$ cat design/flow/run.sh
#!/bin/bash
# the make line also repeats each setting of config.mk as NAME=value (left out here)
make -C /OpenROAD-flow-scripts/flow DESIGN_CONFIG=/design/flow/config.mk WORK_HOME=/design/flow/orfs CLKGATE_MAP_FILE= finish
$ cat design/flow/config.mk
export PLATFORM = sky130hd
export DESIGN_NAME = s_axil_register
export DESIGN_NICKNAME = s_axil_register
export VERILOG_FILES = /design/flow/design.v
export SDC_FILE = /design/flow/constraint.sdc
export NUM_CORES = 4
export LEC_CHECK = 0
export CAP_MARGIN = 20
export CORE_MARGIN = 2
export CORE_UTILIZATION = 66
export CTS_CLUSTER_SIZE = 15
export HOLD_SLACK_MARGIN = -0.08
export PLACE_DENSITY = 0.6
export SETUP_SLACK_MARGIN = 0.33
export SLEW_MARGIN = 20
$ cat design/flow/constraint.sdc
create_clock -name core_clock -period 2.16 [get_ports {ACLK}]
set_input_delay 0.4320 -clock core_clock [delete_from_list [all_inputs] [get_ports {ACLK}]]
set_output_delay 0.4320 -clock core_clock [all_outputs]
set_load 0.01 [all_outputs]
$ cat design/flow/design.v
`timescale 1ns/1ps
module s_axil_register # (
    parameter   S_AXI_ADDR_WIDTH = 6,
                S_AXI_DATA_WIDTH = 32
)
(   
    input                                   ACLK    ,
    input                                   ARESET  ,
    input   [S_AXI_ADDR_WIDTH-1 : 0]        AWADDR  ,
    input                                   AWVALID ,
    output                                  AWREADY ,
    input   [S_AXI_DATA_WIDTH-1 : 0]        WDATA   ,
    input                                   WVALID  ,
    output                                  WREADY  ,
    input   [S_AXI_DATA_WIDTH/8-1 : 0]      WSTRB   ,
    output  [1 : 0]                         BRESP   ,
    output                                  BVALID  ,
    input                                   BREADY  ,
    input   [S_AXI_ADDR_WIDTH-1 : 0]        ARADDR  ,
    input                                   ARVALID ,
    output                                  ARREADY ,
    output  [S_AXI_DATA_WIDTH-1 : 0]        RDATA   ,
    output  [1 : 0]                         RRESP   ,
    output                                  RVALID  ,
    input                                   RREADY
);  
    localparam  ADDR_REG_0 = 'h00, ADDR_REG_8 = 'h20,
                ADDR_REG_1 = 'h04, ADDR_REG_9 = 'h24,
                ADDR_REG_2 = 'h08, ADDR_REG_A = 'h28,
                ADDR_REG_3 = 'h0C, ADDR_REG_B = 'h2C,
                ADDR_REG_4 = 'h10, ADDR_REG_C = 'h30,
                ADDR_REG_5 = 'h14, ADDR_REG_D = 'h34,
                ADDR_REG_6 = 'h18, ADDR_REG_E = 'h38,
                ADDR_REG_7 = 'h1C, ADDR_REG_F = 'h3C;
    reg     [S_AXI_DATA_WIDTH-1 : 0]    registers [0 : 15];
    localparam  ST_AW_IDLE = 2'd0,       
                ST_AW_PREP = 2'd1,       
                ST_AW_WAIT = 2'd2,       
                ST_AW_DONE = 2'd3;       
    reg     [1 : 0]                     aw_state, aw_next;   
    reg     [S_AXI_ADDR_WIDTH-1 : 0]    aw_reg;              
    wire                                aw_hs;               
    reg                                 aw_hs_flag;          
    wire                                aw_w_hs_flag;        
    always @ (posedge ACLK) begin
        if (ARESET)     aw_state <= ST_AW_IDLE;
        else            aw_state <= aw_next;
    end
    always @ (*) begin
        aw_next = aw_state;
        case (aw_state)
            ST_AW_IDLE : if (AWVALID)       aw_next = ST_AW_PREP; 
                         else               aw_next = ST_AW_IDLE;
            ST_AW_PREP :                    aw_next = ST_AW_WAIT;
            ST_AW_WAIT : if (aw_w_hs_flag)  aw_next = ST_AW_DONE;
                         else               aw_next = ST_AW_WAIT;
            ST_AW_DONE :                    aw_next = ST_AW_IDLE;
            default    :                    aw_next = ST_AW_IDLE;
        endcase
    end
    assign aw_hs   = (AWVALID & AWREADY);        
    assign AWREADY = (aw_state == ST_AW_IDLE);   
    always @ (posedge ACLK) begin
        if      (ARESET)        aw_reg <= 'h0;
        else if (aw_hs)         aw_reg <= AWADDR;
    end
    always @ (posedge ACLK) begin
        if      (ARESET)                    aw_hs_flag <= 1'b0;
        else if (aw_hs)                     aw_hs_flag <= 1'b1;
        else if (aw_state == ST_AW_DONE)    aw_hs_flag <= 1'b0;
    end
    localparam  ST_W_IDLE = 3'd0,    
                ST_W_PREP = 3'd1,    
                ST_W_WAIT = 3'd2,    
                ST_W_RESP = 3'd3,    
                ST_W_DONE = 3'd4;    
    reg     [2 : 0]                     w_state, w_next;     
    reg     [S_AXI_DATA_WIDTH-1 : 0]    w_reg;               
    wire    [S_AXI_DATA_WIDTH-1 : 0]    w_mask;              
    reg     [S_AXI_DATA_WIDTH-1 : 0]    w_mask_reg;          
    wire                                w_hs;                
    reg                                 w_hs_flag;           
    always @ (posedge ACLK) begin
        if (ARESET)     w_state <= ST_W_IDLE;
        else            w_state <= w_next;
    end
    always @ (*) begin
        w_next = w_state;
        case (w_state)
            ST_W_IDLE : if (WVALID)         w_next = ST_W_PREP;
                        else                w_next = ST_W_IDLE;
            ST_W_PREP :                     w_next = ST_W_WAIT;
            ST_W_WAIT : if (aw_w_hs_flag)   w_next = ST_W_RESP;
                        else                w_next = ST_W_WAIT;
            ST_W_RESP : if (BREADY)         w_next = ST_W_DONE;
                        else                w_next = ST_W_RESP;
            ST_W_DONE :                     w_next = ST_W_IDLE;
            default   :                     w_next = ST_W_IDLE;
        endcase
    end
    assign w_hs   = (WVALID & WREADY);               
    assign WREADY = (w_state == ST_W_IDLE);          
    assign BVALID = (w_state == ST_W_RESP);          
    assign BRESP  = 2'b00;                           
    assign aw_w_hs_flag = aw_hs_flag & w_hs_flag;    
    assign w_mask  = { {8{WSTRB[3]}}, {8{WSTRB[2]}}, {8{WSTRB[1]}}, {8{WSTRB[0]}} };     
    always @ (posedge ACLK) begin
        if      (ARESET)                w_reg <= 'h0;
        else if (w_hs)                  w_reg <= (WDATA & w_mask);
    end
    always @ (posedge ACLK) begin
        if      (ARESET)                w_mask_reg <= 'h0;
        else if (w_hs)                  w_mask_reg <= w_mask;
    end
    always @ (posedge ACLK) begin
        if      (ARESET)                w_hs_flag <= 1'b0;
        else if (w_hs)                  w_hs_flag <= 1'b1;
        else if (w_state == ST_W_RESP)  w_hs_flag <= 1'b0;
    end
    integer i;
    always @ (posedge ACLK) begin
        if (ARESET) begin
            for (i = 0; i < 16; i = i + 1) registers[i] <= 'h0;
        end
        else if (aw_w_hs_flag) begin
            case (aw_reg)
                ADDR_REG_0 : registers[0]  <= w_reg | (registers[0]  & ~w_mask_reg);
                ADDR_REG_1 : registers[1]  <= w_reg | (registers[1]  & ~w_mask_reg);
                ADDR_REG_2 : registers[2]  <= w_reg | (registers[2]  & ~w_mask_reg);
                ADDR_REG_3 : registers[3]  <= w_reg | (registers[3]  & ~w_mask_reg);
                ADDR_REG_4 : registers[4]  <= w_reg | (registers[4]  & ~w_mask_reg);
                ADDR_REG_5 : registers[5]  <= w_reg | (registers[5]  & ~w_mask_reg);
                ADDR_REG_6 : registers[6]  <= w_reg | (registers[6]  & ~w_mask_reg);
                ADDR_REG_7 : registers[7]  <= w_reg | (registers[7]  & ~w_mask_reg);
                ADDR_REG_8 : registers[8]  <= w_reg | (registers[8]  & ~w_mask_reg);
                ADDR_REG_9 : registers[9]  <= w_reg | (registers[9]  & ~w_mask_reg);
                ADDR_REG_A : registers[10] <= w_reg | (registers[10] & ~w_mask_reg);
                ADDR_REG_B : registers[11] <= w_reg | (registers[11] & ~w_mask_reg);
                ADDR_REG_C : registers[12] <= w_reg | (registers[12] & ~w_mask_reg);
                ADDR_REG_D : registers[13] <= w_reg | (registers[13] & ~w_mask_reg);
                ADDR_REG_E : registers[14] <= w_reg | (registers[14] & ~w_mask_reg);
                ADDR_REG_F : registers[15] <= w_reg | (registers[15] & ~w_mask_reg);
            endcase
        end
    end
    localparam  ST_R_IDLE = 2'd0,    
                ST_R_PREP = 2'd1,    
                ST_R_DATA = 2'd2,    
                ST_R_DONE = 2'd3;    
    reg     [1 : 0]                     r_state, r_next;     
    reg     [S_AXI_ADDR_WIDTH-1 : 0]    ar_reg;              
    wire                                ar_hs;               
    reg     [S_AXI_DATA_WIDTH-1 : 0]    r_reg;               
    always @ (posedge ACLK) begin
        if (ARESET)     r_state <= ST_R_IDLE;
        else            r_state <= r_next;
    end
    always @ (*) begin
        r_next = r_state;
        case (r_state)
            ST_R_IDLE : if (ARVALID)    r_next = ST_R_PREP;
                        else            r_next = ST_R_IDLE;
            ST_R_PREP :                 r_next = ST_R_DATA;
            ST_R_DATA : if (RREADY)     r_next = ST_R_DONE;
                        else            r_next = ST_R_DATA;
            ST_R_DONE :                 r_next = ST_R_IDLE;
            default   :                 r_next = ST_R_IDLE;
        endcase
    end
    assign ar_hs   = (ARREADY & ARVALID);        
    assign ARREADY = (r_state == ST_R_IDLE);     
    assign RVALID  = (r_state == ST_R_DATA);     
    assign RRESP   = 2'b00;                      
    assign RDATA   = r_reg;                      
    always @ (posedge ACLK) begin
        if      (ARESET)    ar_reg <= 'h0;
        else if (ar_hs)     ar_reg <= ARADDR;
    end
    always @ (posedge ACLK) begin
        if (ARESET) 
            r_reg <= 'h0;
        else begin
            case (ar_reg)
                ADDR_REG_0 : r_reg <= registers[0];
                ADDR_REG_1 : r_reg <= registers[1];
                ADDR_REG_2 : r_reg <= registers[2];
                ADDR_REG_3 : r_reg <= registers[3];
                ADDR_REG_4 : r_reg <= registers[4];
                ADDR_REG_5 : r_reg <= registers[5];
                ADDR_REG_6 : r_reg <= registers[6];
                ADDR_REG_7 : r_reg <= registers[7];
                ADDR_REG_8 : r_reg <= registers[8];
                ADDR_REG_9 : r_reg <= registers[9];
                ADDR_REG_A : r_reg <= registers[10];
                ADDR_REG_B : r_reg <= registers[11];
                ADDR_REG_C : r_reg <= registers[12];
                ADDR_REG_D : r_reg <= registers[13];
                ADDR_REG_E : r_reg <= registers[14];
                ADDR_REG_F : r_reg <= registers[15];
            endcase
        end
    end
endmodule
==> Changelog: implementation, run 1 <==
### Metrics

- Status: complete, but fails checks
- Violated checks: negative setup slack
- Post-layout minimum cycle time: 2.31 ns
- Total congestion overflow: 0
- Area leader share: 50.4%
- Routed via count: 26000
- Worst VDD drop: 0.000846 V
- MUX area fraction: 4.81%
- Clock Skews: 0.0354 ns
- Post-Synth Adder-Cell Area: 0%
- R2r endpoint: r_reg[11]
- Worst Setup Path Type: reg -> reg
- Final worst slack: -0.151 ns
- Hold_sp: ARESET
- Fraction of registers with async set or reset after synthesis: 0%
- Std cell rows: 70
- Worst setup SP type: flip-flop
- Syn Inst Count: 2654
- Largest net degree at the start of global routing: 223
- Max Freq: 433 MHz
- CTS root buf: clkbuf_16
- Crit end category: flip-flop
- Critical Path Sink: r_reg[11]
- Core ar.: 0.0363 mm^2
- Placed cell areas: 0.0263 mm^2
- Commonest cells in the netlist: dfxtp_1, a22oi_1, nor2_1
- Combinational power: 1.91 mW
- Tot GR Track Use: 48.0%
- PwrDens: 759 mW/mm^2
- Synth top area cells: dfxtp_1, a22oi_1, nor2_1
- Netlist Area Pre-Place: 0.0241 mm^2
- Clk ins delay skew pair: 0.66 ns
- Yosys chip area: 0.0241 mm^2
- Worst path max stage delay: 0.60 ns
- Die width: 195 um
- R2r worst-path depth: 7
- Leak: 11.3 nW
- Router iterations before antenna repair: 16
- Post-synthesis sequential area ratio: 50.4%
- Max-capacitance violation count: 0
- Area growth, synth to finish: 35.5%
- Cell Count Post-Placement: 3094
- Final Slew Violations: 0
- CP required: 2.75 ns
- Ys flop type: dfxtp_1
- Boundary Pins: 96
- Clk buf depth: 3
- Initial drt markers: 5503
- Flops & latches, synth: 607
- Power Sequential: 11.6 mW
- Worst Max-Slew Pin Slew: 1.10 ns
- Crit-path leading delay family: simple AND/OR/NAND/NOR gates
- Logic gate share of total power: 7.7%
- Die height: 195 um
- # port buffers: 91
- Final-report setup violation count: 13
- Reg2reg setup slack: -0.15 ns
- OpenROAD warnings: 40
- Yosys cell types: 64
- Reg2reg start: ar_reg[5]
- Non-Filler Instances: 3353
- Final ANT Viol Nets: 0
- Yosys top cell by area: dfxtp_1
- Max_slew headroom: 26.4%
- Internal Power: 18.7 mW
- Die area: 0.0381 mm^2
- Worst path depth: 7
- Clock sink count: 607
- Final hold violation count: 0
- XOR-XNOR Cells, Area Fraction: 0%
- Vias in the first global route: 23400
- Post-Syn Area per Cell: 9.09 um^2
- Final Core Density: 90.0%
- Dpl hpwl: 55.0 mm
- Yosys aoi share: 24.1%
- Cycle use final: 107%
- CTS tree: built
- Largest Pwr Group: registers
- Sequential Power Share: 46.8%
- Clk pwr share: 45.5%
- Total power: 24.8 mW
- CP Max Fanout: 6
- Most common cell in the netlist: dfxtp_1
- Worst-path clk slew: 0.07 ns
- Main logic family: AND-OR/OR-AND gates
- Wirelength per Cell: 32.9 um
- Power Clock: 11.3 mW
- Critical Path AT: 2.90 ns
- Simple-Gate Area Share: 15.9%
- Final instance area: 0.0327 mm^2
- CTS Buf Count: 58
- Unrepaired setup endpoints after global routing: true
- Worst setup startpoint: ar_reg[5]
- P_sw: 6.12 mW
- Initial Util: 66.4%
- Initial antenna violation count: 4
- Via-to-Cell Ratio: 7.74
- Hold path depth: 2
- Hold EP: registers[7][28]
- Count of library flops with an enable pin: 0
- Placer Congestion: 0.956
- Worst Path Buf+Inv: 2
- Slowest CP cell: or4b_4
- Net Sw Frac: 24.7%
- Yosys cell count: 2654
- Hold Crit Class: in -> reg
- CTS H-tree depth: 2
- First-pass GRT wire length: 140 mm
- Critical-path cell list: or4b_4 -> buf_6 -> buf_4 -> nor3_1 -> a21oi_1 -> nand4_1 -> o221a_2
- Nets@finish: 2891
- Total Wirelength: 110 mm
- Yosys warning tally: 2
- DRC: 0
==> through the flow <==
stage          hold slack [ns]  TNS [ns]  setup slack [ns]
2_1_floorplan            0.393         0             0.192
3_3_place_gp             0.409     -3.73            -0.124
3_5_place_dp             0.427    -10.90            -0.161
4_1_cts                  0.126         0             0.115
5_1_grt                  0.118    -0.658            -0.179
6_report                 0.118    -0.703            -0.151
==> timing repair <==
| item | CTS | global route |
|---|---|---|
| pin swaps | 57 | 118 |
| endpoints found under the setup margin | 581 | 576 |
| resized | 273 | 292 |
| buffers inserted | 65 | 64 |
| cloned | 10 | 11 |
| hold buffers | 0 | 0 |
==> per-layer routing <==
layer / GRT usage, % / up-vias / wire, um
li1: - / 10100 / -
met1: 60.7 / 12200 / 35500
met2: 71.9 / 2753 / 44800
met3: 13.7 / 966 / 18600
met4: 32.0 / 0 / 11500
met5: 0 / - / 0
==> layout make-up <==
class                           count  area [um^2]
Clock buffer                       90         1840
Timing Repair Buffer              391         4810
Antenna cell                        3         7.51
Multi-Input combinational cell   1770        13000
Inverter                            8         30.0
Clock inverter                     16          260
Tap cell                          468          586
Sequential cell                   607        12200
Fill cell                        1502         3640
==> inputs of run 2 (changes only) <==
- CORE_UTILIZATION: 66 -> 72
- CTS_CLUSTER_DIAMETER: default -> 363
- CTS_CLUSTER_SIZE: 15 -> 14
- HOLD_SLACK_MARGIN: -0.08 -> default
- PLACE_DENSITY: 0.6 -> default
- PLACE_DENSITY_LB_ADDON: default -> 0.26
- SETUP_SLACK_MARGIN: 0.33 -> -0.18
- SLEW_MARGIN: 20 -> 35
- clock period: 2.16 -> 1.85 ns (I/O delays scaled with it)
==> run 2 against run 1 <==
Net effect:
- critical path type unchanged
- still fails the layout checks on negative setup slack
- critical path depth increased by 2
- largest power group unchanged
- worst hold slack got worse by 0.10 ns
- setup slack got worse by 0.23 ns
- synthesized cell count unchanged
==> Changelog: implementation, run 2 <==
### Metrics

- Commonest cells in the netlist: dfxtp_1, a22oi_1, nor2_1
- CTS root buf: clkbuf_16
- Logic gate share of total power: 9.3%
- Max-capacitance violation count: 0
- Hold path depth: 2
- Yosys cell types: 64
- Hold EP: w_reg[6]
- OpenROAD warnings: 34
- Critical Path Sink: r_reg[0]
- Post-layout minimum cycle time: 2.23 ns
- Final instance area: 0.0300 mm^2
- Ys flop type: dfxtp_1
- Die width: 187 um
- Power Clock: 9.62 mW
- Hold_sp: ARESET
- Final ANT Viol Nets: 0
- Initial Util: 72.5%
- Post-Synth Adder-Cell Area: 0%
- Slowest CP cell: dfxtp_4
- Worst Max-Slew Pin Slew: 0.938 ns
- Critical-path cell list: buf_4 -> buf_4 -> nand4bb_1 -> buf_4 -> nor2_2 -> buf_6 -> a22oi_1 -> and3_1 -> a311oi_2
- CTS H-tree depth: 2
- CTS tree: built
- Yosys cell count: 2654
- Largest net degree at the start of global routing: 130
- Net Sw Frac: 25.2%
- PwrDens: 846 mW/mm^2
- Vias in the first global route: 23900
- Clk buf depth: 3
- Violated checks: negative setup slack
- Post-synthesis sequential area ratio: 50.4%
- Worst Path Buf+Inv: 4
- DRC: 0
- CTS Buf Count: 49
- Crit-path leading delay family: buffers and inverters
- Clock sink count: 607
- Crit end category: flip-flop
- Dpl hpwl: 61.1 mm
- Worst-path clk slew: 0.07 ns
- Nets@finish: 2937
- Hold Crit Class: in -> reg
- Final worst slack: -0.384 ns
- Unrepaired setup endpoints after global routing: true
- Yosys chip area: 0.0241 mm^2
- Leak: 10.5 nW
- Non-Filler Instances: 3336
- MUX area fraction: 4.81%
- Die area: 0.0350 mm^2
- XOR-XNOR Cells, Area Fraction: 0%
- Clk pwr share: 37.9%
- Total congestion overflow: 0
- Reg2reg setup slack: -0.38 ns
- Final Slew Violations: 0
- Yosys top cell by area: dfxtp_1
- Boundary Pins: 96
- Initial drt markers: 5730
- Simple-Gate Area Share: 15.9%
- Placed cell areas: 0.0275 mm^2
- Yosys aoi share: 24.1%
- Routed via count: 26000
- Core ar.: 0.0333 mm^2
- Initial antenna violation count: 6
- Yosys warning tally: 2
- Max_slew headroom: 37.4%
- Worst path most repeated cell: buf_4
- Wirelength per Cell: 30.5 um
- Synth top area cells: dfxtp_1, a22oi_1, nor2_1
- Count of library flops with an enable pin: 0
- Flops & latches, synth: 607
- Status: complete, but fails checks
- Syn Inst Count: 2654
- Router iterations before antenna repair: 15
- P_sw: 6.40 mW
- Placer Congestion: 0.989
- Via-to-Cell Ratio: 7.78
- Largest Pwr Group: registers
- Sequential Power Share: 52.8%
- Final Core Density: 90.1%
- Final hold violation count: 0
- Area leader share: 50.4%
- Tot GR Track Use: 53.2%
- Worst path depth: 9
- Clock Skews: 0.0279 ns
- Netlist Area Pre-Place: 0.0241 mm^2
- Worst VDD drop: 0.000962 V
- Worst setup SP type: flip-flop
- Reg2reg start: ar_reg[1]
- Final-report setup violation count: 519
- Post-Syn Area per Cell: 9.09 um^2
- Worst Setup Path Type: reg -> reg
- Total Wirelength: 102 mm
- R2r worst-path depth: 9
- Most common cell in the netlist: dfxtp_1
- Max Freq: 448 MHz
- Cell Count Post-Placement: 3241
- Internal Power: 19.0 mW
- Total Neg Setup Slack: -47.23 ns
- Worst path max stage delay: 0.37 ns
- Area growth, synth to finish: 24.2%
- Combinational power: 2.37 mW
- Cycle use final: 121%
- CP required: 2.37 ns
- # port buffers: 91
- Die height: 187 um
- CP Max Fanout: 6
- Power Sequential: 13.4 mW
- Std cell rows: 67
- Worst setup startpoint: ar_reg[1]
- CTS Hold Buffers Added: 0
- Clk ins delay skew pair: 0.63 ns
- Fraction of registers with async set or reset after synthesis: 0%
- First-pass GRT wire length: 143 mm
- Critical Path AT: 2.75 ns
- R2r endpoint: r_reg[0]
- Main logic family: AND-OR/OR-AND gates
## run 2: area by class of cell
type,instances,area [um^2]
tap,448,561
clock inverter,2,20.0
antenna,3,7.51
timing repair buffer,446,4300
fill,1436,3300
inverter,8,30.0
clock buffer,52,1280
multi-input combinational,1770,11600
sequential,607,12200
## run 2: metal layers
| metal | track usage (%) | wire [um] |
|---|---|---|
| met1 | 65.6 | 31800 |
| met2 | 78.6 | 41300 |
| met3 | 17.6 | 17700 |
| met4 | 37.8 | 10900 |
| met5 | 0 | 35 |
## run 2: through the flow
| stage | power, mW | setup WS, ns | hold slack [ns] |
|---|---|---|---|
| after floorplan | 14.5 | -0.153 | 0.393 |
| after global placement | 15.6 | -0.335 | 0.403 |
| after detailed placement | 15.6 | -0.429 | 0.435 |
| after CTS | 24.9 | -0.288 | 0.00402 |
| after global routing | 25.7 | -0.489 | 0.0206 |
| final | 25.4 | -0.384 | 0.0160 |
## run 2: what timing repair did
action	in CTS	in global routing
setup buffers	38	32
endpoints found under the hold margin	0	0
pin swaps	33	55
endpoints found under the setup margin	402	167
cloned	1	1
resized	82	134
==> inputs of run 3 (changes only) <==
- CORE_UTILIZATION: 72 -> 71
- CTS_CLUSTER_DIAMETER: 363 -> default
- CTS_CLUSTER_SIZE: 14 -> 15
- PLACE_DENSITY: default -> 0.6
- PLACE_DENSITY_LB_ADDON: 0.26 -> default
- SETUP_SLACK_MARGIN: -0.18 -> 0.27
- SLEW_MARGIN: 35 -> 20
- clock period: 1.85 -> 2.16 ns (I/O delays scaled with it)
==> run 3 against run 2 <==
Net effect:
- the flow now stops in 5_1_grt
- synthesized area stayed put
- die area rose by 1.4%
- synthesized cell count did not move
==> Changelog: implementation, run 3 <==
## Flow update

- Status: did not finish
- Last stage: 5_1_grt
- First Err: [ERROR GRT-0232] Routing congestion too high. Check the congestion heatmap in the GUI.
- Clk buf depth: 3
- Total congestion overflow: 1364
- Count of library flops with an enable pin: 0
- Flops & latches, synth: 607
- Initial Util: 72.0%
- Fraction of registers with async set or reset after synthesis: 0%
- Yosys warning tally: 2
- Tot GR Track Use: 96.8%
- Post-synthesis sequential area ratio: 50.4%
- Yosys aoi share: 24.1%
- Die area: 0.0355 mm^2
- MUX area fraction: 4.81%
- Boundary Pins: 96
- Yosys cell types: 64
- Ys flop type: dfxtp_1
- # port buffers: 91
- Clock sink count: 607
- Die width: 188 um
- Core ar.: 0.0335 mm^2
- Std cell rows: 67
- Yosys cell count: 2654
- Yosys top cell by area: dfxtp_1
- Dpl hpwl: 56.8 mm
- Main logic family: AND-OR/OR-AND gates
- CTS Buf Count: 57
- Area leader share: 50.4%
- Placer Congestion: 0.977
- Post-Syn Area per Cell: 9.09 um^2
- Die height: 188 um
- Post-Synth Adder-Cell Area: 0%
- Yosys chip area: 0.0241 mm^2
- CTS root buf: clkbuf_16
- Most common cell in the netlist: dfxtp_1
- Simple-Gate Area Share: 15.9%
- Netlist Area Pre-Place: 0.0241 mm^2
- XOR-XNOR Cells, Area Fraction: 0%
- CTS H-tree depth: 2
- Synth top area cells: dfxtp_1, a22oi_1, nor2_1
- Commonest cells in the netlist: dfxtp_1, a22oi_1, nor2_1
- Syn Inst Count: 2654
## run 3: what timing repair did
action                     CTS
cloned                       3
gates resized              208
pin swaps                   38
hold buffers                 0
hold endpoints to repair     0
setup endpoints to repair  550
setup buffers               59
## run 3: stage by stage
step	cell area (um^2)	instances	utilization [%]	setup WS [ns]	hold slack [ns]
CTS	29800	3282	88.9	0.0726	0.0774
detailed placement	26600	3116	79.3	-0.0850	0.421
global placement	26600	3116	79.3	-0.0764	0.403
floorplan	24200	2657	-	0.188	0.393
## run 3: routing by layer
layer / GRT overflow / GRT usage (%)
met5: 15 / 65.1
met2: 757 / 109
met1: 74 / 93.7
met3: 71 / 86.0
met4: 447 / 104
==> inputs of run 4 (changes only) <==
- ABC_AREA: default -> 1
- CELL_PAD_IN_SITES_GLOBAL_PLACEMENT: default -> 0
- CORE_ASPECT_RATIO: default -> 0.53
- CORE_MARGIN: 2 -> 6
- CORE_UTILIZATION: 71 -> 40
- CTS_CLUSTER_DIAMETER: default -> 50
- CTS_CLUSTER_SIZE: 15 -> 69
- GPL_ROUTABILITY_DRIVEN: default -> 0
- GPL_TIMING_DRIVEN: default -> 0
- MAX_ROUTING_LAYER: default -> met4
- MIN_ROUTING_LAYER: default -> met2
- PLACE_DENSITY: 0.6 -> default
- PLACE_DENSITY_LB_ADDON: default -> 0.08
- SETUP_SLACK_MARGIN: 0.27 -> 0.15
- SLEW_MARGIN: 20 -> 10
- TNS_END_PERCENT: default -> 15
- clock period: 2.16 -> 3.5 ns (I/O delays scaled with it)
==> run 4 against run 3 <==
Net effect:
- the flow again stops in 5_1_grt
- synthesized cell count up 43%
- die area up 100%
- synthesized area up 8.9%
==> Changelog: implementation, run 4 <==
## Flow update

- CTS H-tree depth: 2
- XOR-XNOR Cells, Area Fraction: 0%
- Main logic family: AND-OR/OR-AND gates
- CTS Buf Count: 40
- Clk buf depth: 3
- Boundary Pins: 96
- First Err: [ERROR GRT-0116] Global routing finished with congestion. Check the congestion regions in the DRC Viewer.
- Core ar.: 0.0640 mm^2
- Count of library flops with an enable pin: 0
- Post-synthesis sequential area ratio: 46.2%
- Syn Inst Count: 3782
- Commonest cells in the netlist: inv_1, nor2_1, dfxtp_1
- Most common cell in the netlist: inv_1
- Yosys cell count: 3782
- Synth top area cells: dfxtp_1, o22ai_1, inv_1
- Total congestion overflow: 200
- Flops & latches, synth: 607
- Yosys top cell by area: dfxtp_1
- Die width: 364 um
- Fraction of registers with async set or reset after synthesis: 0%
- Clock sink count: 607
- Die height: 199 um
- Ys flop type: dfxtp_1
- Post-Synth Adder-Cell Area: 0%
- Yosys aoi share: 19.9%
- Yosys cell types: 26
- # port buffers: 90
- Last stage: 5_1_grt
- Netlist Area Pre-Place: 0.0263 mm^2
- Yosys warning tally: 2
- Initial Util: 41.0%
- Dpl hpwl: 88.1 mm
- CTS Hold Buffers Added: 0
- Pre-CTS WS: -0.116 ns
- CTS root buf: clkbuf_16
- Tot GR Track Use: 62.2%
- Area leader share: 46.2%
- Placed cell areas: 0.0283 mm^2
- Status: did not finish
- Yosys chip area: 0.0263 mm^2
- MUX area fraction: 0%
- Die area: 0.0723 mm^2
- Std cell rows: 67
- Post-Syn Area per Cell: 6.95 um^2
- Simple-Gate Area Share: 18.2%
## run 4: repair_timing
item,CTS
resized,10
buffers inserted,0
endpoints found under the setup margin,26
## run 4: metrics by stage
stage / cells / util, %
after floorplan: 3785 / -
after global placement: 4737 / 44.2
after detailed placement: 4742 / 44.2
after CTS: 4813 / 46.5
## run 4: layer usage
layer	track usage, %	GRT overflow
met5	-	-
met4	25.0	2
met3	82.5	195
met2	65.0	3
met1	-	-
==> inputs of run 5 (changes only) <==
- ABC_AREA: 1 -> default
- CELL_PAD_IN_SITES_GLOBAL_PLACEMENT: 0 -> default
- CORE_ASPECT_RATIO: 0.53 -> 1.52
- CORE_MARGIN: 6 -> 2
- CTS_CLUSTER_DIAMETER: 50 -> default
- CTS_CLUSTER_SIZE: 69 -> default
- GPL_ROUTABILITY_DRIVEN: 0 -> default
- GPL_TIMING_DRIVEN: 0 -> default
- HOLD_SLACK_MARGIN: default -> 0.03
- MAX_ROUTING_LAYER: met4 -> default
- MIN_ROUTING_LAYER: met2 -> default
- PLACE_DENSITY: default -> 0.6
- PLACE_DENSITY_LB_ADDON: 0.08 -> default
- SETUP_SLACK_MARGIN: 0.15 -> default
- SLEW_MARGIN: 10 -> 20
- TNS_END_PERCENT: 15 -> default
==> run 5 against run 4 <==
Net effect:
- die area is 14% lower
- the run now finishes clean
- synthesized cell count is 30% lower
- synthesized area is 8.2% lower
==> Changelog: implementation, run 5 <==
### Metrics

- Status: no timing/DRC/antenna violations
- Synth top area cells: dfxtp_1, a22oi_1, nor2_1
- Netlist Area Pre-Place: 0.0241 mm^2
- XOR-XNOR Cells, Area Fraction: 0%
- PwrDens: 520 mW/mm^2
- Critical Path Sink: r_reg[0]
- CTS H-tree depth: 2
- CTS root buf: clkbuf_16
- Initial drt markers: 2845
- CP required: 4.00 ns
- Wirelength per Cell: 26.4 um
- Hold_sp: aw_state[3]
- Max_slew headroom: 25.5%
- Final Slew Violations: 0
- Yosys cell count: 2654
- Commonest cells in the netlist: dfxtp_1, a22oi_1, nor2_1
- Initial antenna violation count: 0
- Placed cell areas: 0.0258 mm^2
- Boundary Pins: 96
- Yosys aoi share: 24.1%
- Leak: 9.17 nW
- Ys flop type: dfxtp_1
- Worst-path clk slew: 0.07 ns
- First-pass GRT wire length: 135 mm
- Worst setup SP type: flip-flop
- Power Sequential: 7.15 mW
- Dpl hpwl: 60.8 mm
- Max-capacitance violation count: 0
- # port buffers: 91
- Crit end category: flip-flop
- Largest Pwr Group: registers
- Die height: 307 um
- R2r worst-path depth: 7
- Fill cells: 5737
- Count of library flops with an enable pin: 0
- Net Sw Frac: 23.7%
- Worst path depth: 7
- Fraction of registers with async set or reset after synthesis: 0%
- Sequential Power Share: 49.5%
- Unrepaired setup endpoints after global routing: false
- Nets@finish: 2680
- Via-to-Cell Ratio: 6.27
- Post-Synth Adder-Cell Area: 0%
- Clk pwr share: 44.7%
- Total Wirelength: 91.5 mm
- Worst setup startpoint: ar_reg[2]
- Reg2reg start: ar_reg[2]
- Worst Setup Path Type: reg -> reg
- Critical-path cell list: buf_4 -> or4_1 -> nor2_2 -> buf_4 -> a22oi_1 -> and3_1 -> a311oi_1
- Worst Path Buf+Inv: 2
- Setup bufs post-CTS: 0
- Post-layout minimum cycle time: 2.85 ns
- CTS Buf Count: 55
- Initial Util: 40.2%
- Syn Inst Count: 2654
- Worst path max stage delay: 0.61 ns
- Die width: 203 um
- Power Clock: 6.46 mW
- Placer Congestion: 0.911
- Non-Filler Instances: 3460
- Largest net degree at the start of global routing: 186
- Hold path depth: 2
- Simple-Gate Area Share: 15.9%
- ANT cells: 0
- Critical Path AT: 3.35 ns
- OpenROAD warnings: 30
- Worst path most repeated cell: buf_4
- Most common cell in the netlist: dfxtp_1
- Main logic family: AND-OR/OR-AND gates
- Area leader share: 50.4%
- Area growth, synth to finish: 15.1%
- Worst Max-Slew Pin Slew: 1.12 ns
- Combinational power: 0.835 mW
- Max Freq: 351 MHz
- Logic gate share of total power: 5.8%
- Routed via count: 21700
- Yosys chip area: 0.0241 mm^2
- Reg2reg setup slack: 0.65 ns
- Final instance area: 0.0278 mm^2
- Slowest CP cell: or4_1
- Total congestion overflow: 0
- MUX area fraction: 4.81%
- Cell Count Post-Placement: 3359
- Final hold violation count: 0
- Yosys top cell by area: dfxtp_1
- Core ar.: 0.0600 mm^2
- CP Max Fanout: 17
- Tot GR Track Use: 28.7%
- Worst VDD drop: 0.000374 V
- R2r endpoint: r_reg[0]
- DRC: 0
- Final ANT Viol Nets: 0
- Vias in the first global route: 21000
- Yosys warning tally: 2
- Clock sink count: 607
- Post-synthesis sequential area ratio: 50.4%
- Post-Syn Area per Cell: 9.09 um^2
- Yosys cell types: 64
- P_sw: 3.42 mW
- Router iterations before antenna repair: 7
- Final-report setup violation count: 0
- Clock Skews: 0.0164 ns
- Hold EP: aw_state[0]
- Die area: 0.0624 mm^2
- CTS tree: built
- Resized cells post-CTS: 0
- Hold Crit Class: reg -> reg
- Crit-path leading delay family: simple AND/OR/NAND/NOR gates
- Std cell rows: 111
- Clk ins delay skew pair: 0.60 ns
- CTS Hold Buffers Added: 0
- Internal Power: 11.0 mW
- Flops & latches, synth: 607
- Total Neg Setup Slack: 0 ns
- Cycle use final: 81.5%
- Clk buf depth: 3
[run 5: layout make-up]
class,count,area [um^2],share of cell area (%)
clock buffers,84,1690,6.08
inverters,8,30.0,0.108
well taps,791,990,3.56
clock inverters,17,241,0.869
flip-flops and latches,607,12200,43.8
multi-input cells,1770,11000,39.5
repair buffers,183,1680,6.05
[run 5: metrics by stage]
stage                     utilization [%]  setup slack [ns]  power (mW)  hold WS, ns
final                                46.3             0.647        14.4        0.443
after global routing                 46.3             0.534        14.8        0.470
after CTS                            46.3             0.704        14.5        0.442
after detailed placement             43.1             0.732        8.12        0.416
after global placement               43.1             0.791        8.12        0.410
after floorplan                         -              1.50        7.68        0.393
[run 5: metal layers]
metal	wire, um	global-route usage, %	up-vias
met1	34400	34.2	10600
met3	6420	3.58	306
met2	43600	47.7	1135
met4	7080	20.3	0
met5	0	0	-
li1	-	-	9638
==> inputs of run 6 (changes only) <==
- ABC_AREA: default -> 0
- CELL_PAD_IN_SITES_GLOBAL_PLACEMENT: default -> 0
- CORE_ASPECT_RATIO: 1.52 -> default
- CORE_UTILIZATION: 40 -> 72
- CTS_CLUSTER_DIAMETER: default -> 48
- CTS_CLUSTER_SIZE: default -> 32
- HOLD_SLACK_MARGIN: 0.03 -> default
- MAX_ROUTING_LAYER: default -> met4
- PLACE_DENSITY: 0.6 -> default
- PLACE_DENSITY_LB_ADDON: default -> 0.19
- SETUP_SLACK_MARGIN: default -> 0.53
- TNS_END_PERCENT: default -> 90
- clock period: 3.5 -> 1.96 ns (I/O delays scaled with it)
==> run 6 against run 5 <==
Net effect:
- the flow now stops in 5_1_grt
- synthesized cell count did not move
- die area fell by 44%
- synthesized area did not move
==> Changelog: implementation, run 6 <==
## Flow update

- Status: did not finish
- Last stage: 5_1_grt
- First Err: [ERROR GRT-0232] Routing congestion too high. Check the congestion heatmap in the GUI.
- Synth top area cells: dfxtp_1, a22oi_1, nor2_1
- Placer Congestion: 0.989
- Yosys cell count: 2654
- # port buffers: 91
- Die width: 187 um
- CTS Buf Count: 47
- Initial Util: 72.5%
- Yosys chip area: 0.0241 mm^2
- Syn Inst Count: 2654
- Yosys aoi share: 24.1%
- Std cell rows: 67
- Die area: 0.0350 mm^2
- CTS root buf: clkbuf_16
- Clock sink count: 607
- Most common cell in the netlist: dfxtp_1
- Dpl hpwl: 56.7 mm
- Core ar.: 0.0333 mm^2
- Post-Synth Adder-Cell Area: 0%
- Tot GR Track Use: 114%
- XOR-XNOR Cells, Area Fraction: 0%
- Yosys warning tally: 2
- Commonest cells in the netlist: dfxtp_1, a22oi_1, nor2_1
- Pre-CTS WS: -0.194 ns
- Post-Syn Area per Cell: 9.09 um^2
- CTS H-tree depth: 2
- Clk buf depth: 3
- Netlist Area Pre-Place: 0.0241 mm^2
- Post-synthesis sequential area ratio: 50.4%
- Yosys cell types: 64
- Area leader share: 50.4%
- MUX area fraction: 4.81%
- Yosys top cell by area: dfxtp_1
- Flops & latches, synth: 607
- Placed cell areas: 0.0271 mm^2
- Simple-Gate Area Share: 15.9%
- Ys flop type: dfxtp_1
- Main logic family: AND-OR/OR-AND gates
- Boundary Pins: 96
- Count of library flops with an enable pin: 0
- Die height: 187 um
- Total congestion overflow: 4154
- Fraction of registers with async set or reset after synthesis: 0%
run 6: through the flow:
| stage | total power [mW] | cells |
|---|---|---|
| floorplan | 13.8 | 2657 |
| global placement | 14.6 | 3153 |
| detailed placement | 14.7 | 3153 |
| CTS | 25.0 | 3308 |
run 6: per-layer routing:
metal / GRT usage (%) / GRT overflow
met5: - / -
met4: 117 / 700
met3: 97.1 / 282
met2: 140 / 2852
met1: 101 / 320
run 6: timing repair:
item,CTS
cloned,7
hold buffers,0
resized,323
buffers inserted,63
pin swaps,87
endpoints found under the setup margin,581
==> inputs of run 7 (changes only) <==
- ABC_AREA: 0 -> 1
- CELL_PAD_IN_SITES_GLOBAL_PLACEMENT: 0 -> default
- CTS_CLUSTER_DIAMETER: 48 -> default
- CTS_CLUSTER_SIZE: 32 -> default
- MAX_ROUTING_LAYER: met4 -> default
- PLACE_DENSITY_LB_ADDON: 0.19 -> 0.26
- SETUP_SLACK_MARGIN: 0.53 -> 0.62
- TNS_END_PERCENT: 90 -> default
- clock period: 1.96 -> 2.32 ns (I/O delays scaled with it)
==> run 7 against run 6 <==
Net effect:
- the flow again stops in 5_1_grt
- die area grew 8.7%
- synthesized cell count grew 43%
- synthesized area grew 8.9%
==> Changelog: implementation, run 7 <==
## Flow update

- Status: did not finish
- Last stage: 5_1_grt
- First Err: [ERROR GRT-0116] Global routing finished with congestion. Check the congestion regions in the DRC Viewer.
- Boundary Pins: 96
- Yosys top cell by area: dfxtp_1
- Post-synthesis sequential area ratio: 46.2%
- Placed cell areas: 0.0282 mm^2
- Die area: 0.0381 mm^2
- Dpl hpwl: 56.9 mm
- Post-Syn Area per Cell: 6.95 um^2
- Initial Util: 73.6%
- Ys flop type: dfxtp_1
- Most common cell in the netlist: inv_1
- Placer Congestion: 0.986
- CTS root buf: clkbuf_16
- Post-Synth Adder-Cell Area: 0%
- Commonest cells in the netlist: inv_1, nor2_1, dfxtp_1
- # port buffers: 91
- Synth top area cells: dfxtp_1, o22ai_1, inv_1
- Std cell rows: 69
- CTS Buf Count: 59
- Core ar.: 0.0357 mm^2
- Yosys chip area: 0.0263 mm^2
- Fraction of registers with async set or reset after synthesis: 0%
- MUX area fraction: 0%
- Area leader share: 46.2%
- Netlist Area Pre-Place: 0.0263 mm^2
- Clock sink count: 607
- CTS H-tree depth: 2
- Yosys aoi share: 19.9%
- Flops & latches, synth: 607
- Tot GR Track Use: 80.8%
- Yosys warning tally: 2
- Total congestion overflow: 110
- Die height: 195 um
- XOR-XNOR Cells, Area Fraction: 0%
- Syn Inst Count: 3782
- Yosys cell types: 26
- Yosys cell count: 3782
- Main logic family: AND-OR/OR-AND gates
- Simple-Gate Area Share: 18.2%
- Clk buf depth: 3
- Count of library flops with an enable pin: 0
- Die width: 195 um
==> run 7: timing repair <==
action / CTS
gates cloned: 26
pin swaps: 72
setup endpoints to repair: 566
resized: 441
setup buffers: 133
hold buffers: 0
==> run 7: metrics by stage <==
step	instances	TNS, ns	worst slack [ns]
floorplan	3785	0	0.575
CTS	4506	0	0.356
detailed placement	4236	-6.63	-0.138
global placement	4236	-0.746	-0.0405
==> run 7: layer usage <==
layer | global-route usage (%) | GRT overflow
met5 | 41.1 | 0
met3 | 68.1 | 3
met4 | 81.0 | 62
met1 | 80.2 | 1
met2 | 95.1 | 44
==> inputs of run 8 (changes only) <==
- ABC_AREA: 1 -> default
- CTS_CLUSTER_DIAMETER: default -> 363
- CTS_CLUSTER_SIZE: default -> 14
- SETUP_SLACK_MARGIN: 0.62 -> 0.32
- clock period: 2.32 -> 2.41 ns (I/O delays scaled with it)
==> run 8 against run 7 <==
Net effect:
- now clean on timing, DRC and antenna
- synthesized cell count is 30% lower
- die area is 8.0% lower
- synthesized area is 8.2% lower
==> Changelog: implementation, run 8 <==
### Metrics

- # port buffers: 91
- CTS tree: built
- Boundary Pins: 96
- Initial antenna violation count: 3
- Tot GR Track Use: 49.6%
- Hold EP: ar_reg[0]
- Power Sequential: 10.4 mW
- Area growth, synth to finish: 19.1%
- Syn Inst Count: 2654
- Reg2reg setup slack: 0.21 ns
- Total congestion overflow: 0
- Max Freq: 455 MHz
- Reg2reg start: ar_reg[5]
- Worst setup startpoint: ar_reg[5]
- Die area: 0.0350 mm^2
- Yosys cell count: 2654
- Unrepaired setup endpoints after global routing: true
- Initial drt markers: 5106
- Hold_sp: ARESET
- Worst Max-Slew Pin Slew: 1.09 ns
- Hold path depth: 2
- Flops & latches, synth: 607
- Max_slew headroom: 27.1%
- Max-capacitance violation count: 0
- DRC: 0
- P_sw: 4.80 mW
- Yosys top cell by area: dfxtp_1
- Slowest CP cell: or4_4
- Worst Setup Path Type: reg -> reg
- Area leader share: 50.4%
- Main logic family: AND-OR/OR-AND gates
- Critical Path Sink: r_reg[28]
- Worst setup SP type: flip-flop
- Post-Synth Adder-Cell Area: 0%
- Netlist Area Pre-Place: 0.0241 mm^2
- Most common cell in the netlist: dfxtp_1
- OpenROAD warnings: 40
- Yosys aoi share: 24.1%
- Sequential Power Share: 54.1%
- Die height: 187 um
- Worst Path Buf+Inv: 2
- R2r worst-path depth: 7
- Largest net degree at the start of global routing: 183
- Final ANT Viol Nets: 0
- Status: no timing/DRC/antenna violations
- Combinational power: 1.50 mW
- Pre-CTS WS: 0.00265 ns
- Net Sw Frac: 25.0%
- MUX area fraction: 4.81%
- Final Slew Violations: 0
- Power Clock: 7.31 mW
- Clock Skews: 0.0308 ns
- Clk ins delay skew pair: 0.62 ns
- Post-synthesis sequential area ratio: 50.4%
- Core ar.: 0.0333 mm^2
- Nets@finish: 2787
- CTS root buf: clkbuf_16
- Routed via count: 24000
- Leak: 9.84 nW
- Logic gate share of total power: 7.8%
- Critical Path AT: 2.70 ns
- CP required: 2.91 ns
- Crit end category: flip-flop
- CP Max Fanout: 8
- Crit-path leading delay family: simple AND/OR/NAND/NOR gates
- Fraction of registers with async set or reset after synthesis: 0%
- Worst VDD drop: 0.000789 V
- Worst path depth: 7
- First-pass GRT wire length: 134 mm
- Clk pwr share: 38.1%
- Final worst slack: 0.212 ns
- Yosys cell types: 64
- Critical-path cell list: buf_4 -> or4_4 -> nor2_4 -> buf_6 -> a22oi_1 -> and4_1 -> a311oi_1
- Die width: 187 um
- Largest Pwr Group: registers
- XOR-XNOR Cells, Area Fraction: 0%
- Worst-path clk slew: 0.07 ns
- Yosys warning tally: 2
- Hold Crit Class: in -> reg
- Commonest cells in the netlist: dfxtp_1, a22oi_1, nor2_1
- Simple-Gate Area Share: 15.9%
- Count of library flops with an enable pin: 0
- Initial Util: 72.5%
- Post-layout minimum cycle time: 2.20 ns
- Placer Congestion: 0.979
- Final hold violation count: 0
- R2r endpoint: r_reg[28]
- CTS Buf Count: 49
- Vias in the first global route: 22500
- PwrDens: 668 mW/mm^2
- Internal Power: 14.4 mW
- CTS H-tree depth: 2
- Clk buf depth: 3
- Router iterations before antenna repair: 9
- Final-report setup violation count: 0
- Ys flop type: dfxtp_1
- Clock sink count: 607
- Synth top area cells: dfxtp_1, a22oi_1, nor2_1
- Worst path max stage delay: 0.50 ns
- Wirelength per Cell: 29.0 um
- Total Neg Setup Slack: 0 ns
- Post-Syn Area per Cell: 9.09 um^2
- Cycle use final: 91.2%
- Dpl hpwl: 55.8 mm
- Std cell rows: 67
- Total Wirelength: 92.5 mm
- Yosys chip area: 0.0241 mm^2
- Via-to-Cell Ratio: 7.55
-- run 8: what timing repair did --
| action | CTS | global route |
|---|---|---|
| buffers inserted | 28 | 36 |
| endpoints found under the hold margin | 0 | 0 |
| hold buffers | 0 | 0 |
| gates resized | 66 | 160 |
| gates cloned | 1 | 2 |
| pin swaps | 12 | 32 |
| setup endpoints to repair | 535 | 319 |
-- run 8: cell type report --
cell class / count / area, um^2
Sequential cell: 607 / 12200
Inverter: 8 / 30.0
Clock inverter: 3 / 47.5
Antenna cell: 2 / 5.00
Timing Repair Buffer: 296 / 2910
Clock buffer: 51 / 1250
Multi-Input combinational cell: 1770 / 11700
Fill cell: 1766 / 4540
Tap cell: 448 / 561
-- run 8: layer usage --
| layer | GRT usage [%] | vias to the layer above | share of wire (%) |
|---|---|---|---|
| met3 | 11.5 | 634 | 15 |
| met4 | 35.9 | 0 | 8.5 |
| li1 | - | 9833 | - |
| met2 | 74.1 | 2402 | 43 |
| met1 | 63.6 | 11200 | 34 |
| met5 | 0 | - | 0 |
-- run 8: metrics by stage --
| step | utilization, % | power [mW] | cell area (um^2) | cells | hold WS [ns] |
|---|---|---|---|---|---|
| final | 86.4 | 19.2 | 28700 | 3185 | 0.142 |
| after global routing | 86.4 | 19.5 | 28700 | 3184 | 0.143 |
| after CTS | 83.3 | 18.9 | 27700 | 3145 | 0.130 |
| after detailed placement | 77.8 | 11.8 | 25900 | 3062 | 0.410 |
| after global placement | 77.8 | 11.8 | 25900 | 3062 | 0.412 |
| after floorplan | - | 11.2 | 24100 | 2657 | 0.393 |
==> inputs of run 9 (changes only) <==
- CORE_UTILIZATION: 72 -> 40
- CTS_CLUSTER_DIAMETER: 363 -> default
- CTS_CLUSTER_SIZE: 14 -> default
- PLACE_DENSITY: default -> 0.6
- PLACE_DENSITY_LB_ADDON: 0.26 -> default
- SETUP_SLACK_MARGIN: 0.32 -> default
- clock period: 2.41 -> 3.24 ns (I/O delays scaled with it)
==> run 9 against run 8 <==
Net effect:
- sequential share of layout area grew 0.89 points
- global-route usage fell by 21 points
- flip-flop count did not move
- critical path depth decreased by 2
- cell area fell by 2.3%
- maximum frequency down 21%
- power shrank 16%
- sequential power is 26% lower
- utilization is 40 points lower
- critical path type unchanged
- critical endpoint is now r_reg[15]
==> Changelog: implementation, run 9 <==
### Metrics

- Status: no timing/DRC/antenna violations
- Most common cell in the netlist: dfxtp_1
- Worst Setup Path Type: reg -> reg
- Power Sequential: 7.72 mW
- Hold_sp: ARESET
- Clk pwr share: 46.8%
- DRC: 0
- Count of library flops with an enable pin: 0
- Total power: 16.2 mW
- Total congestion overflow: 0
- Post-synthesis sequential area ratio: 50.4%
- Synth top area cells: dfxtp_1, a22oi_1, nor2_1
- Resized cells post-CTS: 0
- Worst Path Buf+Inv: 0
- Max-capacitance violation count: 0
- Yosys cell count: 2654
- Largest net degree at the start of global routing: 146
- Routed via count: 22100
- Sequential Power Share: 47.6%
- Wirelength per Cell: 26.4 um
- Dpl hpwl: 59.9 mm
- Yosys cell types: 64
- Post-Syn Area per Cell: 9.09 um^2
- Area growth, synth to finish: 16.4%
- Max_slew headroom: 26.7%
- Fraction of registers with async set or reset after synthesis: 0%
- Std cell rows: 90
- Critical Path AT: 3.29 ns
- Via-to-Cell Ratio: 6.36
- XOR-XNOR Cells, Area Fraction: 0%
- # port buffers: 91
- Reg2reg setup slack: 0.46 ns
- Hold path depth: 2
- Core ar.: 0.0600 mm^2
- CTS root buf: clkbuf_16
- Worst VDD drop: 0.000400 V
- Worst setup SP type: flip-flop
- Crit-path leading delay family: simple AND/OR/NAND/NOR gates
- Worst-path clk slew: 0.06 ns
- Yosys warning tally: 2
- Yosys chip area: 0.0241 mm^2
- Router iterations before antenna repair: 9
- Net Sw Frac: 24.1%
- Hold Crit Class: in -> reg
- Worst Max-Slew Pin Slew: 1.09 ns
- Fill cells: 5708
- Reg2reg start: ar_reg[0]
- Hold EP: registers[4][27]
- First-pass GRT wire length: 136 mm
- Leak: 9.35 nW
- Main logic family: AND-OR/OR-AND gates
- Simple-Gate Area Share: 15.9%
- Storage cell area: 0.0122 mm^2
- Unrepaired setup endpoints after global routing: false
- CTS tree: built
- P_sw: 3.91 mW
- Initial Util: 40.2%
- CP required: 3.75 ns
- Die width: 250 um
- Boundary Pins: 96
- Final hold violation count: 0
- Gate Area: 0.0110 mm^2
- Power Clock: 7.59 mW
- Die area: 0.0623 mm^2
- Yosys aoi share: 24.1%
- Critical-path cell list: or4b_1 -> nor2_4 -> a22oi_1 -> and4_1 -> a311oi_1
- Worst path max stage delay: 0.78 ns
- Max Freq: 360 MHz
- Flops & latches, synth: 607
- Yosys top cell by area: dfxtp_1
- Vias in the first global route: 21000
- Clock sink count: 607
- MUX area fraction: 4.81%
- Total Wirelength: 91.8 mm
- Worst setup startpoint: ar_reg[0]
- Initial drt markers: 2999
- R2r endpoint: r_reg[15]
- Clk ins delay skew pair: 0.63 ns
- CTS H-tree depth: 3
- Initial antenna violation count: 0
- R2r worst-path depth: 5
- ANT cells: 0
- Largest Pwr Group: registers
- Critical Path Sink: r_reg[15]
- Syn Inst Count: 2654
- Final ANT Viol Nets: 0
- CTS Buf Count: 66
- Crit end category: flip-flop
- Ys flop type: dfxtp_1
- Post-layout minimum cycle time: 2.78 ns
- PwrDens: 577 mW/mm^2
- Logic gate share of total power: 5.6%
- Placer Congestion: 0.913
- Nets@finish: 2706
- Tot GR Track Use: 28.6%
- Clk buf depth: 3
- Final Slew Violations: 0
- Die height: 250 um
- Slowest CP cell: or4b_1
- CTS Hold Buffers Added: 0
- Internal Power: 12.3 mW
- Netlist Area Pre-Place: 0.0241 mm^2
- Post-Synth Adder-Cell Area: 0%
- Clock Skews: 0.0263 ns
- Setup bufs post-CTS: 0
- Area leader share: 50.4%
- Final-report setup violation count: 0
- Worst path depth: 5
- Commonest cells in the netlist: dfxtp_1, a22oi_1, nor2_1
- Cycle use final: 85.8%
- Combinational power: 0.907 mW
- CP Max Fanout: 14
- OpenROAD warnings: 32
- Total Neg Setup Slack: 0 ns
## run 9: metrics by stage
stage	hold slack [ns]	worst slack, ns	utilization, %	instance area, um^2	cells
after global placement	0.400	0.647	43.2	25900	3365
after CTS	0.390	0.595	46.8	28100	3482
after floorplan	0.393	1.24	-	24100	2657
final	0.390	0.461	46.8	28100	3482
after global routing	0.400	0.433	46.8	28100	3482
after detailed placement	0.409	0.603	43.2	25900	3365
## run 9: metal layers
layer	part of all wire, %	global-route usage [%]	vias up	wire (um)
met1	41	38.6	10900	37500
met2	44	44.2	1326	40700
met4	4.7	12.7	0	4330
met5	0	0	-	0
met3	10	5.75	264	9230
li1	-	-	9683	-
## run 9: area by class of cell
| type | instances | area share, % |
|---|---|---|
| Sequential cell | 607 | 43.3 |
| Clock buffer | 99 | 6.86 |
| Tap cell | 782 | 3.48 |
| Clock inverter | 18 | 0.806 |
| Inverter | 8 | 0.107 |
| Timing Repair Buffer | 198 | 6.39 |
| Multi-Input combinational cell | 1770 | 39.1 |
==> inputs of run 10 (changes only) <==
- CORE_UTILIZATION: 40 -> 39
- clock period: 3.24 -> 2.96 ns (I/O delays scaled with it)
==> run 10 against run 9 <==
Net effect:
- critical path depth grew 1
- first-iteration DRC count is 4.0% higher
- synthesized cell count is the same
- register-to-register slack lost 0.18 ns
- non-clock buffer count increased by 18
- via count is 0.44% lower
- largest cell class unchanged
==> Changelog: implementation, run 10 <==
### Metrics

- Status: no timing/DRC/antenna violations
- Placer Congestion: 0.934
- Total Wirelength: 91.8 mm
- Nets@finish: 2719
- Fraction of registers with async set or reset after synthesis: 0%
- Net Sw Frac: 24.3%
- Clk buf depth: 3
- Area growth, synth to finish: 17.3%
- Total Neg Setup Slack: 0 ns
- XOR-XNOR Cells, Area Fraction: 0%
- Final Slew Violations: 0
- Worst setup startpoint: ar_reg[1]
- Resized cells post-CTS: 0
- Setup bufs post-CTS: 0
- Count of library flops with an enable pin: 0
- Routed via count: 22100
- Largest net degree at the start of global routing: 138
- Worst path depth: 6
- Power Sequential: 8.45 mW
- Die width: 253 um
- Worst VDD drop: 0.000509 V
- Via-to-Cell Ratio: 6.29
- Final Core Density: 46.0%
- Yosys aoi share: 24.1%
- Netlist Area Pre-Place: 0.0241 mm^2
- Final ANT Viol Nets: 0
- Wirelength per Cell: 26.2 um
- Vias in the first global route: 21200
- Yosys warning tally: 2
- Final-report setup violation count: 0
- Hold path depth: 2
- Clock Skews: 0.0250 ns
- Ys flop type: dfxtp_1
- Post-synthesis sequential area ratio: 50.4%
- Yosys chip area: 0.0241 mm^2
- Die area: 0.0639 mm^2
- Sequential Power Share: 48.0%
- Worst setup SP type: flip-flop
- Worst Setup Path Type: reg -> reg
- R2r endpoint: r_reg[0]
- Flops & latches, synth: 607
- Worst path max stage delay: 0.80 ns
- Post-Syn Area per Cell: 9.09 um^2
- Combinational power: 1.04 mW
- First-pass GRT wire length: 136 mm
- Crit-path leading delay family: simple AND/OR/NAND/NOR gates
- Die height: 253 um
- Final hold violation count: 0
- Internal Power: 13.3 mW
- P_sw: 4.27 mW
- R2r worst-path depth: 6
- Initial antenna violation count: 1
- Total congestion overflow: 0
- Syn Inst Count: 2654
- Hold_sp: ARESET
- Final worst slack: 0.283 ns
- Reg2reg setup slack: 0.28 ns
- Yosys cell types: 64
- Std cell rows: 91
- Critical Path AT: 3.23 ns
- Area leader share: 50.4%
- Clk ins delay skew pair: 0.65 ns
- Crit end category: flip-flop
- Hold Crit Class: in -> reg
- Leak: 9.46 nW
- CP required: 3.51 ns
- Clk pwr share: 46.0%
- PwrDens: 622 mW/mm^2
- CTS Hold Buffers Added: 0
- Power Clock: 8.10 mW
- Hold EP: registers[2][27]
- Largest Pwr Group: registers
- Critical-path cell list: or4_1 -> nor2_2 -> buf_4 -> a22oi_1 -> and4_1 -> a311oi_1
- Initial drt markers: 3118
- Worst-path clk slew: 0.07 ns
- Critical Path Sink: r_reg[0]
- Tot GR Track Use: 28.0%
- Slowest CP cell: or4_1
- Logic gate share of total power: 5.9%
- Cycle use final: 90.4%
- DRC: 0
- Worst Path Buf+Inv: 1
- Initial Util: 39.2%
- Pre-CTS WS: 0.360 ns
- Max Freq: 374 MHz
- Main logic family: AND-OR/OR-AND gates
- Simple-Gate Area Share: 15.9%
- Max-capacitance violation count: 0
- Core ar.: 0.0615 mm^2
- Max_slew headroom: 37.5%
- Reg2reg start: ar_reg[1]
- Synth top area cells: dfxtp_1, a22oi_1, nor2_1
- Boundary Pins: 96
- CTS tree: built
- Router iterations before antenna repair: 9
- Most common cell in the netlist: dfxtp_1
- CP Max Fanout: 12
- CTS H-tree depth: 2
- MUX area fraction: 4.81%
- Post-layout minimum cycle time: 2.68 ns
- Clock sink count: 607
- CTS Buf Count: 61
- Dpl hpwl: 60.2 mm
- Unrepaired setup endpoints after global routing: false
- Post-Synth Adder-Cell Area: 0%
- CTS root buf: clkbuf_16
- Yosys cell count: 2654
- OpenROAD warnings: 32
- # port buffers: 91
- Worst Max-Slew Pin Slew: 0.937 ns
- Yosys top cell by area: dfxtp_1
- Commonest cells in the netlist: dfxtp_1, a22oi_1, nor2_1
run 10: area by class of cell:
cell class | instances | area (um^2)
clock buffer | 97 | 1880
sequential | 607 | 12200
multi-input combinational | 1770 | 11000
fill | 5835 | 33200
timing repair buffer | 216 | 2040
antenna | 1 | 2.50
inverter | 8 | 30.0
tap | 790 | 988
clock inverter | 18 | 215
run 10: per-stage QoR:
step | power, mW | instance area (um^2) | hold slack (ns) | cells
floorplan | 9.09 | 24100 | 0.393 | 2657
global placement | 9.64 | 26200 | 0.405 | 3391
detailed placement | 9.65 | 26200 | 0.424 | 3391
CTS | 17.6 | 28300 | 0.327 | 3506
global route | 18.0 | 28300 | 0.356 | 3506
finish | 17.6 | 28300 | 0.333 | 3507
run 10: routing by layer:
layer  routed length, um  track usage (%)  share of wire, %
met1               37300             36.6                41
met2               41700             44.0                45
met3                8580             6.07               9.4
met4                4210             13.5               4.6
met5                   0                0                 0
==> inputs of run 11 (changes only) <==
- CAP_MARGIN: 20 -> 25
- CORE_ASPECT_RATIO: default -> 0.73
- CORE_MARGIN: 2 -> 9
- CORE_UTILIZATION: 39 -> 50
- CTS_CLUSTER_DIAMETER: default -> 170
- GPL_ROUTABILITY_DRIVEN: default -> 0
- GPL_TIMING_DRIVEN: default -> 1
- PLACE_DENSITY: 0.6 -> default
- PLACE_DENSITY_LB_ADDON: default -> 0.02
- SETUP_SLACK_MARGIN: default -> 0.4
- SLEW_MARGIN: 20 -> 30
- clock period: 2.96 -> 2.34 ns (I/O delays scaled with it)
==> run 11 against run 10 <==
Net effect:
- setup slack lost 0.12 ns
- worst hold slack lost 0.13 ns
- first-iteration DRC count grew 14%
- cell area grew 10%
- sequential share of layout area shrank 3.9 points
- via count grew 5.0%
- sequential power grew 27%
- synthesized cell count is the same
- final cell count shrank 0.66%
- critical path depth shrank 1
- critical endpoint is now r_reg[6]
- largest power group unchanged
- die area shrank 11%
- flip-flop count is the same
==> Changelog: implementation, run 11 <==
### Metrics

- Ys flop type: dfxtp_1
- First-pass GRT wire length: 137 mm
- Count of library flops with an enable pin: 0
- Die area: 0.0566 mm^2
- Tot GR Track Use: 31.7%
- Commonest cells in the netlist: dfxtp_1, a22oi_1, nor2_1
- Final-report setup violation count: 0
- Yosys cell count: 2654
- CTS tree: built
- Die width: 275 um
- # port buffers: 91
- OpenROAD warnings: 31
- Wirelength per Cell: 28.1 um
- Status: no timing/DRC/antenna violations
- Nets@finish: 2866
- Std cell rows: 68
- Initial Util: 50.8%
- Total power: 21.8 mW
- Final ANT Viol Nets: 0
- Total Neg Setup Slack: 0 ns
- Clk pwr share: 42.9%
- Placed cell areas: 0.0264 mm^2
- Power Sequential: 10.7 mW
- Post-synthesis sequential area ratio: 50.4%
- CP Max Fanout: 31
- Yosys aoi share: 24.1%
- Via-to-Cell Ratio: 6.64
- Yosys cell types: 64
- Area growth, synth to finish: 29.3%
- Net Sw Frac: 24.8%
- Die height: 206 um
- Initial drt markers: 3556
- Area leader share: 50.4%
- Worst Setup Path Type: reg -> reg
- Worst path max stage delay: 0.43 ns
- Dpl hpwl: 59.1 mm
- P_sw: 5.40 mW
- Flops & latches, synth: 607
- Worst VDD drop: 0.000597 V
- Pre-CTS WS: -0.00333 ns
- Slowest CP cell: a22oi_1
- Clk ins delay skew pair: 0.63 ns
- Clock sink count: 607
- Main logic family: AND-OR/OR-AND gates
- Worst Path Buf+Inv: 1
- Worst setup startpoint: ar_reg[4]
- Worst Max-Slew Pin Slew: 1.08 ns
- Critical Path AT: 2.67 ns
- Clock Skews: 0.0170 ns
- Synth top area cells: dfxtp_1, a22oi_1, nor2_1
- Post-Synth Adder-Cell Area: 0%
- CTS Hold Buffers Added: 0
- XOR-XNOR Cells, Area Fraction: 0%
- Min Hold Slack: 0.203 ns
- Total Wirelength: 97.9 mm
- Worst path depth: 5
- Leak: 11.3 nW
- Crit-path leading delay family: AND-OR/OR-AND gates
- MUX area fraction: 4.81%
- Final worst slack: 0.161 ns
- Hold EP: registers[5][30]
- Most common cell in the netlist: dfxtp_1
- Netlist Area Pre-Place: 0.0241 mm^2
- Boundary Pins: 96
- Max_slew headroom: 28.2%
- Non-Filler Instances: 3484
- Unrepaired setup endpoints after global routing: true
- Crit end category: flip-flop
- R2r endpoint: r_reg[6]
- ANT cells: 0
- Core ar.: 0.0475 mm^2
- Cycle use final: 93.1%
- Max-capacitance violation count: 0
- Combinational power: 1.77 mW
- Final instance area: 0.0312 mm^2
- PwrDens: 699 mW/mm^2
- Final Core Density: 65.7%
- Hold Crit Class: in -> reg
- Yosys warning tally: 2
- Yosys top cell by area: dfxtp_1
- Yosys chip area: 0.0241 mm^2
- Critical-path cell list: clkbuf_8 -> mux2_2 -> a22oi_1 -> and4_1 -> a311oi_1
- Logic gate share of total power: 8.1%
- CP required: 2.83 ns
- Clk buf depth: 3
- Max Freq: 459 MHz
- CTS H-tree depth: 2
- Initial antenna violation count: 1
- Simple-Gate Area Share: 15.9%
- R2r worst-path depth: 5
- Post-layout minimum cycle time: 2.18 ns
- Hold_sp: ARESET
- Cell Count Post-Placement: 3254
- Routed via count: 23100
- Sequential Power Share: 49.0%
- Final Slew Violations: 0
- DRC: 0
- Reg2reg start: ar_reg[4]
- Worst-path clk slew: 0.07 ns
- Worst setup SP type: flip-flop
- Critical Path Sink: r_reg[6]
- Hold path depth: 2
- Total congestion overflow: 0
- Router iterations before antenna repair: 6
- Reg2reg setup slack: 0.16 ns
- Post-Syn Area per Cell: 9.09 um^2
- Vias in the first global route: 21000
- Internal Power: 16.4 mW
- Largest net degree at the start of global routing: 149
- Syn Inst Count: 2654
- Largest Pwr Group: registers
- CTS root buf: clkbuf_16
- Fraction of registers with async set or reset after synthesis: 0%
- Final hold violation count: 0
- CTS Buf Count: 57
- Power Clock: 9.35 mW
[run 11: area by class of cell]
class	count	area, um^2
Inverter	8	30.0
Clock inverter	12	88.8
Sequential cell	607	12200
Tap cell	630	788
Clock buffer	90	1760
Fill cell	3794	16300
Multi-Input combinational cell	1771	12300
Timing Repair Buffer	366	4070
[run 11: repair_timing]
| action | in CTS | in global routing |
|---|---|---|
| pin swaps | 48 | 71 |
| resized | 218 | 220 |
| setup buffers | 57 | 59 |
| setup endpoints to repair | 491 | 447 |
| gates cloned | 3 | 9 |
[run 11: metal layers]
metal	track usage (%)	part of all wire, %	up-vias
li1	-	-	10000
met1	45.2	41	11400
met2	46.6	43	1515
met3	7.21	13	201
met4	11.0	3.2	2
met5	0	0.19	-
No activity file was given, so power comes from the tool's default toggle rates.
